## mips_core
module mips_core (
	input         clk,
	input         rst,           
	output [31:0] imem_addr,     
	input  [31:0] imem_rdata,    
	output [31:0] dmem_addr,     
	output [31:0] dmem_wdata,    
	output        dmem_we,       
	input  [31:0] dmem_rdata,    
	output        halt           
);
clock: 5.06 ns
lec_check: 0
cap_margin: 20
core_margin: 2
core_utilization: 66
cts_cluster_size: 50
setup_slack_margin: -0.31
slew_margin: 35
run.sh (not shown) runs the stock make flow with config.mk's settings and CLKGATE_MAP_FILE=.
The baseline did not get past 5_1_grt (GRT-0116).
Next try:
CORE_UTILIZATION = 29   (was 66)
CTS_CLUSTER_SIZE = unset   (was 50)
SETUP_SLACK_MARGIN = unset   (was -0.31)
SLEW_MARGIN = 20   (was 35)
clock period = 13.4 ns   (was 5.06 ns; I/O delays follow)
This time the run finished clean.
Synthesized area does not change.
Synthesized cell count does not change.
Die size increases by 130%.
Next try:
CORE_UTILIZATION = 40   (was 29)
clock period = 10.0 ns   (was 13.4 ns; I/O delays follow)
=> The changed run finished with timing, DRC and antenna clean; sequential share of layout area climbs by 0.77 points; clock power climbs by a quarter to a third; die size drops by a quarter to a third; cell area drops slightly; setup slack gets worse by 3.5 ns; routed wire length drops by a few percent; cell count drops by roughly a tenth; global-route usage climbs by 6.9 points; combinational power climbs by a quarter to a third; count of clock-buffer cells in the layout climbs by 10.
Next try:
CORE_UTILIZATION = 58   (was 40)
clock period = 5.06 ns   (was 10.0 ns; I/O delays follow)
After rerunning:
- With this change the flow produced a layout that fails on setup timing
- maximum frequency goes up by about 33%
- setup slack loses 2.8 ns
- hold slack gains 0.012 ns
- non-clock buffer count goes up by 788
- power goes up by 110%
- synthesized area stays the same
- register-to-register slack loses 2.8 ns

---

juniper:
mips_core again, from the RTL that the note above started with.
// mips_core
module mips_core (
	input         clk,
	input         rst,           
	output [31:0] imem_addr,     
	input  [31:0] imem_rdata,    
	output [31:0] dmem_addr,     
	output [31:0] dmem_wdata,    
	output        dmem_we,       
	input  [31:0] dmem_rdata,    
	output        halt           
);
export LEC_CHECK = 0
export ABC_AREA = 0
export CAP_MARGIN = 20
export CELL_PAD_IN_SITES_DETAIL_PLACEMENT = 0
export CORE_MARGIN = 3
export CORE_UTILIZATION = 64
export CTS_CLUSTER_SIZE = 15
export HOLD_SLACK_MARGIN = 0.27
export PLACE_DENSITY_LB_ADDON = 0.08
export SETUP_SLACK_MARGIN = 1.46
export SLEW_MARGIN = 35
create_clock -name core_clock -period 5.06 [get_ports {clk}]
Status: juniper FAILED at 5_1_grt (tool error)
diff inputs: juniper => xenon
==> flow/config.mk <==
export PLATFORM = sky130hd
export DESIGN_NAME = mips_core
export DESIGN_NICKNAME = mips_core
export VERILOG_FILES = /design/flow/design.v
export SDC_FILE = /design/flow/constraint.sdc
export NUM_CORES = 4
export LEC_CHECK = 0
export CAP_MARGIN = 20
export CORE_MARGIN = 2
export CORE_UTILIZATION = 40
export SLEW_MARGIN = 20
==> flow/constraint.sdc <==
create_clock -name core_clock -period 7.1 [get_ports {clk}]
set_input_delay 1.4200 -clock core_clock [delete_from_list [all_inputs] [get_ports {clk}]]
set_output_delay 1.4200 -clock core_clock [all_outputs]
set_load 0.01 [all_outputs]
Findings:
Summary of juniper and xenon: one run falls short of a clean finish, namely juniper.
Diff juniper -> xenon | total core area | increase of 66,000 µm²
Relative to juniper, the number of placement rows of xenon is higher by 33.
Number of buffers inserted during clock tree synthesis went up by a few percent going from juniper to xenon.
Note that the sum of net half-perimeters after detailed placement recorded for xenon amounts to 0.79 times the value seen in juniper.
Post-place instance area delta for xenon relative to juniper: 3600 µm² lower
Taking juniper as the reference, in xenon xor and xnor fraction of the mapped netlist area level, setup slack after placement moved up, placer congestion estimate moved down, number of register bits inferred by synthesis level.
#### Input delta (nickel over xenon)
-- flow/config.mk --
<<< xenon, line 8
export CAP_MARGIN = 20
export CORE_MARGIN = 2
export CORE_UTILIZATION = 40
export SLEW_MARGIN = 20
>>> nickel, line 8
export CAP_MARGIN = 20
export CORE_MARGIN = 2
export CORE_UTILIZATION = 62
export CTS_CLUSTER_DIAMETER = 396
export SLEW_MARGIN = 20
==> flow/constraint.sdc <==
create_clock -name core_clock -period 5.06 [get_ports {clk}]
set_input_delay 1.0120 -clock core_clock [delete_from_list [all_inputs] [get_ports {clk}]]
set_output_delay 1.0120 -clock core_clock [all_outputs]
set_load 0.01 [all_outputs]
[summary]
The layout from nickel, despite a flow that completed every stage, fails the layout checks, with the failing checks listed as setup timing. xenon: no failed stages, no open violations at the end. Summary of the comparison: fraction of standard cell area that is sequential is lower in nickel, relative to xenon. Slew at the pin closest to its max-slew limit for nickel is higher than for xenon. Wire length of the first global-routing pass: nickel > xenon. Compare xenon and nickel | clock network fraction of total power higher: xenon. Detailed-route vias per instance of nickel exceeds that of xenon by more than a quarter. nickel ends up with a overall die area that is 35% lower than in xenon. In nickel, worst-case setup margin in the final layout is lower than in xenon. Lower total stage count of the critical path goes to xenon over nickel. Compare xenon and nickel | power density over the cells higher: nickel. Achievable frequency: nickel vs xenon down about 2.2%.

---

sierra:
mips_core again, from the RTL that the note above started with.
clock: 10.0 ns
lec_check: 0
cap_margin: 20
core_margin: 6
core_utilization: 40
min_routing_layer: met2
slew_margin: 20
sierra ended with every stage complete and zero timing, DRC or antenna violations.
> inputs changed (sierra -> cedar)
- a deleted MIN_ROUTING_LAYER that had been met2
- an added CTS_CLUSTER_SIZE of 18
- a change of CORE_UTILIZATION from 40 to 70
- a change of CORE_MARGIN from 6 to 2
- a change of the clock period (ns, I/O delays scaled along) from 10.0 to 5.82
--- outcome ---
cedar failed in global routing with GRT-0116.
cedar: weighted congestion reported at the end of routability-driven placement higher than sierra
cedar gives less CTS buffer count than sierra did.
cedar vs. sierra: number of placed cells counting well taps went down by about 7%.
Cmp cedar and sierra / initial core utilization / higher: cedar
What sierra reported for standard-cell row count has to be multiplied by 0.76 to get the figure for cedar.
Here is what was changed in the inputs of lagoon compared with cedar.
- CORE_UTILIZATION now 65, was 70
- CTS_CLUSTER_SIZE no longer set, was 18
- the clock period (ns, I/O delays scaled along) now 10.5, was 5.82
Results
On TritonCTS buffer count, the lower figure sits with cedar, not lagoon.
As of lagoon, row count had risen by a few percent compared to cedar.
Diff lagoon and cedar: number of setup buffers added after CTS lower in lagoon
Of cedar and lagoon, only cedar never reached the final stage.
cedar: GRT-0116 in global routing -> run aborted
In the tables for lagoon and cedar, die height reads higher with lagoon.
| worst slack after detailed placement | lagoon vs cedar | better |
From cedar to lagoon, synthesized cell count did not move at all.
The total placed cells including tap cells in lagoon was lower than what cedar gave.
Here is what was changed in the inputs of onyx compared with lagoon.
- CORE_UTILIZATION: 65 -> 66
- SLEW_MARGIN: 20 -> 35
- the clock period (ns, I/O delays scaled along): 10.5 -> 6.51
--- outcome ---
- From the logs: onyx reached the end of the flow and failed the layout checks with setup timing.
- Measured against lagoon, the post-detailed-routing wire length of onyx comes out at 1.17 times the reference value.
- On onyx: core region area is 1600 µm² lower than what lagoon gave.
- Compared to lagoon, onyx was floorplanned on a smaller die.
- [onyx vs lagoon] tap cell count: lower in onyx
- The lower post-CTS setup buffer count came out of lagoon.
- Looking at capture point of the critical path, the EXE_MEM.aluResultReg.wordOut[16] result is from onyx; the PC.wordOut[0] one comes from lagoon.
- Lower count of non-CTS buffers in the layout goes to lagoon over onyx.
- Compared with lagoon, in onyx clock network power share lost 2.9 points, fmax picked up an extra 26%, total overflow reported by the global router neither gained nor lost much, first-pass GRT wire length picked up an extra 11%, global-route met1 utilization picked up an extra 2.4 points.
Power is estimated from default activity; no workload was simulated.
